## v35
==> flow/design.v <==
module conv_1d #(
    parameter DATA_WIDTH  = 8,
    parameter KERNEL_SIZE = 16
) (
    input logic clk,
    input logic arst_n,
    input  logic [DATA_WIDTH-1:0] signal_data,
    input  logic                  signal_vld,
    input  logic                  signal_last,
    output logic                  signal_rdy,
    input  logic [KERNEL_SIZE*DATA_WIDTH-1:0] kernel,
    output logic [DATA_WIDTH*2+$clog2(KERNEL_SIZE)-1:0] result_data,
    output logic                    result_vld,
    output logic                    result_last,
    input  logic                    result_rdy
);
  localparam PRODUCT_WIDTH = (DATA_WIDTH * 2);
  localparam RESULT_WIDTH  = PRODUCT_WIDTH + $clog2(KERNEL_SIZE);
  logic [KERNEL_SIZE-1:0][DATA_WIDTH-1:0] signal_buf;
  logic shift_vld;
  logic shift_last;
  always_ff @(posedge clk or negedge arst_n) begin
    if (!arst_n) begin
      signal_buf <= '0;
      shift_vld <= 1'b0;
      shift_last <= 1'b0;
    end else begin 
      if (signal_vld) begin  
        signal_buf <= {signal_data, signal_buf[KERNEL_SIZE-1:1]}; 
      end
      shift_vld <= signal_vld;
      shift_last <= signal_vld & signal_last;
    end
  end
  logic [KERNEL_SIZE-1:0][PRODUCT_WIDTH-1:0] products;
  always_comb begin
    for (int i = 0; i < KERNEL_SIZE; i++) begin
      products[i] = kernel[i*DATA_WIDTH +: DATA_WIDTH] * signal_buf[i];
    end
  end
  logic [KERNEL_SIZE-1:0][PRODUCT_WIDTH-1:0] products_buf;
  logic products_vld;
  logic products_last;
  always_ff @(posedge clk or negedge arst_n) begin
    if (!arst_n) begin
      products_buf <= '0;
      products_vld <= 1'b0;
      products_last <= 1'b0;
    end else begin
      products_buf <= products;
      products_vld <= shift_vld;
      products_last <= shift_last;
    end
  end
  logic [RESULT_WIDTH-1:0] sum;
  always_comb begin
    sum = 0;
    for (int i = 0; i < KERNEL_SIZE; i++) begin
      sum += products_buf[i];
    end
  end
  logic [RESULT_WIDTH-1:0] sum_buf;
  logic sum_vld;
  logic sum_last;
  always_ff @(posedge clk or negedge arst_n) begin
    if (!arst_n) begin
      sum_buf <= '0;
      sum_vld <= 1'b0;
      sum_last <= 1'b0;
    end else begin
      sum_buf <= sum;
      sum_vld <= products_vld;
      sum_last <= products_last;
    end
  end
  assign result_data = sum_buf;
  assign result_vld  = sum_vld;
  assign result_last = sum_last;
  assign signal_rdy  = 1'b1;
endmodule
clock: 5.26 ns
lec_check: 0
cap_margin: 20
core_margin: 2
core_utilization: 70
slew_margin: 20
run.sh (not shown) runs the stock make flow with config.mk's settings and CLKGATE_MAP_FILE=.
Complete run, failing final checks: v35, reason negative setup slack.
Input changes introduced in v56 (baseline for comparison: v35):
Settings: putting SETUP_SLACK_MARGIN at 0.97 where nothing was set; swapping 70 for 56 in CORE_UTILIZATION; swapping 5.26 for 4.05 in the clock period (ns, I/O delays scaled along).
## What came out
Final checks on v56, whose flow otherwise completed, came back failing, citing negative setup slack. Summed standard-cell area reported by yosys: v56 vs v35, no meaningful difference. Against v35, iteration-0 DRC count of the detailed router in v56 fell by more than 10%. v35 → v56: die extent in y increased 12%. Between v56 and v35, routed wire length is higher for v56, v35 comes in under that. Against v35 as the reference, v56 delivers a higher number of placed instances with taps included.
[inputs] v24 vs v56
Settings: ABC_AREA now 1, previously not set; SETUP_SLACK_MARGIN no longer set, was 0.97; CORE_UTILIZATION now 40, was 56; SLEW_MARGIN now 40, was 20; the clock period (ns, I/O delays scaled along) now 6.0, was 4.05.
Results
- v24 has completed all stages; timing, DRC and antenna checks passed.
- v24 vs. v56: final critical delay including setup and external delays went up by 28 ps.
- v24 -> v56: via count flat
- v56 vs v24, source of the critical timing path: products_buf[194] vs products_buf[98]
- When v24 is measured against v56, its logic depth of the worst setup path including buffers turns out 2 higher.
### v24 -> v20
Settings: swapping 40 for 20 in SLEW_MARGIN; clearing ABC_AREA, which used to be 1.
==> comparison <==
Going from v24 to v20, time the worst path needs with I/O delays and setup has increased; number of fill cells in the layout lost 8.9%; clock network contribution to total cell area went up 0.27 points.

* * *

// conv_1d: RTL as listed in full above, without the edits since
Settings: LEC_CHECK=0, ABC_AREA=0, CAP_MARGIN=20, CELL_PAD_IN_SITES_GLOBAL_PLACEMENT=1, CORE_ASPECT_RATIO=1.01, CORE_MARGIN=10, CORE_UTILIZATION=40, HOLD_SLACK_MARGIN=-0.03, PLACE_DENSITY=0.39, SETUP_SLACK_MARGIN=0.53, SLEW_MARGIN=40, TNS_END_PERCENT=40; clock period 6.0 ns.
Change:
ABC_AREA = not set   (was 0)
CELL_PAD_IN_SITES_GLOBAL_PLACEMENT = not set   (was 1)
CORE_ASPECT_RATIO = not set   (was 1.01)
CORE_MARGIN = 2   (was 10)
CORE_UTILIZATION = 72   (was 40)
HOLD_SLACK_MARGIN = not set   (was -0.03)
PLACE_DENSITY = 0.92   (was 0.39)
SETUP_SLACK_MARGIN = -0.02   (was 0.53)
SLEW_MARGIN = 20   (was 40)
TNS_END_PERCENT = not set   (was 40)
clock period = 5.62 ns   (was 6.0 ns; I/O delays follow)
With this change the flow completed, yet does not pass: setup timing.
Setup slack degrades by 1700 ps.
Final cell count goes down by 10%.
Core utilization goes up by 35 points.
Clock skew goes up by 7.4 ps.
Design area goes down by 1.7%.
Non-clock buffer count goes up by 15.
Sequential cell count is unchanged.
Change:
CTS_CLUSTER_SIZE = 15   (was not set)
PLACE_DENSITY = 0.95   (was 0.92)
SETUP_SLACK_MARGIN = 0.81   (was -0.02)
clock period = 5.47 ns   (was 5.62 ns; I/O delays follow)
Now the flow ended with an error in global routing on ODB-0269.
Synthesized area stays the same.
Synthesized cell count does not change.
Die size is unchanged.
Change:
CORE_UTILIZATION = 59   (was 72)
CTS_CLUSTER_SIZE = not set   (was 15)
PLACE_DENSITY = not set   (was 0.95)
SETUP_SLACK_MARGIN = not set   (was 0.81)
clock period = 5.78 ns   (was 5.47 ns; I/O delays follow)
The changed run produced a clean layout; area after synthesis is unchanged; synthesized cell count does not change; die size went up by 22%.
Change:
CORE_UTILIZATION = 40   (was 59)
Result: Sequential cell count stays the same. Cell count went up by 7.6%. Sequential share of layout area fell by 0.12 points. Die area climbs by about 47%. Clock-buffer cell count grows by 3. Setup slack gets better by 55 ps. Area after synthesis does not change. Design area increases by about 0.7%.

* * *

Starts from the design.v that is shown in full above.
make LEC_CHECK=0 CAP_MARGIN=20 CORE_MARGIN=2 CORE_UTILIZATION=58 CTS_CLUSTER_DIAMETER=331 CTS_CLUSTER_SIZE=22 SLEW_MARGIN=20 TNS_END_PERCENT=5 finish   # period 3.25 ns
The first run reached the layout checks and failed them: setup timing.
Rerun with:
- CORE_UTILIZATION: 58 -> 57
- CTS_CLUSTER_DIAMETER: 331 -> unset
- CTS_CLUSTER_SIZE: 22 -> unset
- clock period: 3.25 -> 4.83 ns (I/O delays scaled with it)
What happened: The new run reached the layout checks and failed them: setup timing; die size rose by 1.7%; setup slack gains 1500 ps; final cell count fell by 3.4%; cell area fell by 4.9%; global-route usage goes down by 1.5 points.
Rerun with:
- CORE_ASPECT_RATIO: unset -> 0.71
- CORE_UTILIZATION: 57 -> 72
- SETUP_SLACK_MARGIN: unset -> 0.71
- TNS_END_PERCENT: 5 -> unset
- clock period: 4.83 -> 5.26 ns (I/O delays scaled with it)
Outcome:
- The new run ran to the end with violations: setup timing
- non-clock buffer count falls by 246
- design area falls by 2.5%
- flip-flop count does not change
- fmax falls by 2.9%
- count of clock-buffer cells in the layout falls by 6
- utilization rises by 16 points
- worst hold slack stays flat
Rerun with:
- CAP_MARGIN: 20 -> 0
- CORE_ASPECT_RATIO: 0.71 -> unset
- SETUP_SLACK_MARGIN: 0.71 -> -0.02
- clock period: 5.26 -> 5.62 ns (I/O delays scaled with it)
The new run produced a clean layout.
Register-to-register slack gets better by 330 ps.
Wire length fell by 4.4%.

* * *

Starts from the design.v that is shown in full above.
export LEC_CHECK = 0
export CAP_MARGIN = 20
export CORE_ASPECT_RATIO = 0.71
export CORE_MARGIN = 2
export CORE_UTILIZATION = 72
export CTS_CLUSTER_DIAMETER = 369
export CTS_CLUSTER_SIZE = 24
export PLACE_DENSITY = 0.77
export SETUP_SLACK_MARGIN = 0.68
export SLEW_MARGIN = 20
export TNS_END_PERCENT = 5
create_clock -name core_clock -period 5.21 [get_ports {clk}]
The baseline reached the layout checks and failed them: negative setup slack.
Rerun with:
CORE_ASPECT_RATIO = unset   (was 0.71)
CTS_CLUSTER_DIAMETER = unset   (was 369)
CTS_CLUSTER_SIZE = 15   (was 24)
PLACE_DENSITY = unset   (was 0.77)
SETUP_SLACK_MARGIN = 0.81   (was 0.68)
TNS_END_PERCENT = unset   (was 5)
clock period = 5.61 ns   (was 5.21 ns; I/O delays follow)
=> Now the flow finished clean. Routed wire length barely changes. Worst setup slack improves by 320 ps. Area after synthesis is unchanged. Worst hold slack degrades by 9.1 ps. Critical path depth is higher by 2. Core utilization is higher by 1.2 points. Flip-flop count stays the same. Register-to-register slack improves by 320 ps.
Rerun with:
CORE_UTILIZATION = 50   (was 72)
CTS_CLUSTER_SIZE = unset   (was 15)
SETUP_SLACK_MARGIN = unset   (was 0.81)
TNS_END_PERCENT = 5   (was unset)
clock period = 3.25 ns   (was 5.61 ns; I/O delays follow)
=> Now the flow produced a layout that fails on negative setup slack. Die size goes up by 43%. Via count goes up by 4.1%. Design area goes up by 12%. Final cell count goes up by 19%. Worst setup slack got worse by 2200 ps. Wire length goes up by 7.5%. First-iteration DRC count goes down by 24%. Clock skew barely changes.

* * *

Starts from the design.v that is shown in full above.
==> flow/config.mk <==
export PLATFORM = sky130hd
export DESIGN_NAME = conv_1d
export DESIGN_NICKNAME = conv_1d
export VERILOG_FILES = /design/flow/design.v
export SDC_FILE = /design/flow/constraint.sdc
export NUM_CORES = 4
export LEC_CHECK = 0
export CAP_MARGIN = 10
export CORE_ASPECT_RATIO = 0.71
export CORE_MARGIN = 2
export CORE_UTILIZATION = 72
export CTS_CLUSTER_SIZE = 100
export SETUP_SLACK_MARGIN = 0.71
export SLEW_MARGIN = 20
export TNS_END_PERCENT = 75
==> flow/constraint.sdc <==
create_clock -name core_clock -period 5.26 [get_ports {clk}]
set_input_delay 1.0520 -clock core_clock [delete_from_list [all_inputs] [get_ports {clk}]]
set_output_delay 1.0520 -clock core_clock [all_outputs]
set_load 0.01 [all_outputs]
The first run finished but failed the layout checks on setup timing.
Then changed:
==> flow/config.mk (replaced) <==
export PLATFORM = sky130hd
export DESIGN_NAME = conv_1d
export DESIGN_NICKNAME = conv_1d
export VERILOG_FILES = /design/flow/design.v
export SDC_FILE = /design/flow/constraint.sdc
export NUM_CORES = 4
export LEC_CHECK = 0
export CAP_MARGIN = 20
export CORE_MARGIN = 2
export CORE_UTILIZATION = 72
export CTS_CLUSTER_SIZE = 24
export SETUP_SLACK_MARGIN = 0.68
export SLEW_MARGIN = 20
==> flow/constraint.sdc (replaced) <==
create_clock -name core_clock -period 5.21 [get_ports {clk}]
set_input_delay 1.0420 -clock core_clock [delete_from_list [all_inputs] [get_ports {clk}]]
set_output_delay 1.0420 -clock core_clock [all_outputs]
set_load 0.01 [all_outputs]
The changed run finished but fails on setup timing.
Non-clock buffer count climbs by 33.
Via count climbs slightly.
Clock-buffer cell count climbs by 2.
Critical path depth climbs by 1.
Sequential share of layout area drops by 0.18 points.
Then changed:
--- a/flow/config.mk
+++ b/flow/config.mk
@@ -8,6 +8,4 @@
 export CAP_MARGIN = 20
 export CORE_MARGIN = 2
-export CORE_UTILIZATION = 72
-export CTS_CLUSTER_SIZE = 24
-export SETUP_SLACK_MARGIN = 0.68
+export CORE_UTILIZATION = 70
 export SLEW_MARGIN = 20
==> flow/constraint.sdc (replaced) <==
create_clock -name core_clock -period 5.17 [get_ports {clk}]
set_input_delay 1.0340 -clock core_clock [delete_from_list [all_inputs] [get_ports {clk}]]
set_output_delay 1.0340 -clock core_clock [all_outputs]
set_load 0.01 [all_outputs]
What happened: The new run produced a layout that fails on setup timing. Routed wire length is lower by 3.4%. Cell area goes down by 1.5%. Die area climbs by 2.8%. Sequential share of layout area went up by 0.26 points. Global-route usage came out lower by 1.5 points. Setup slack is worse by 0.085 ns.
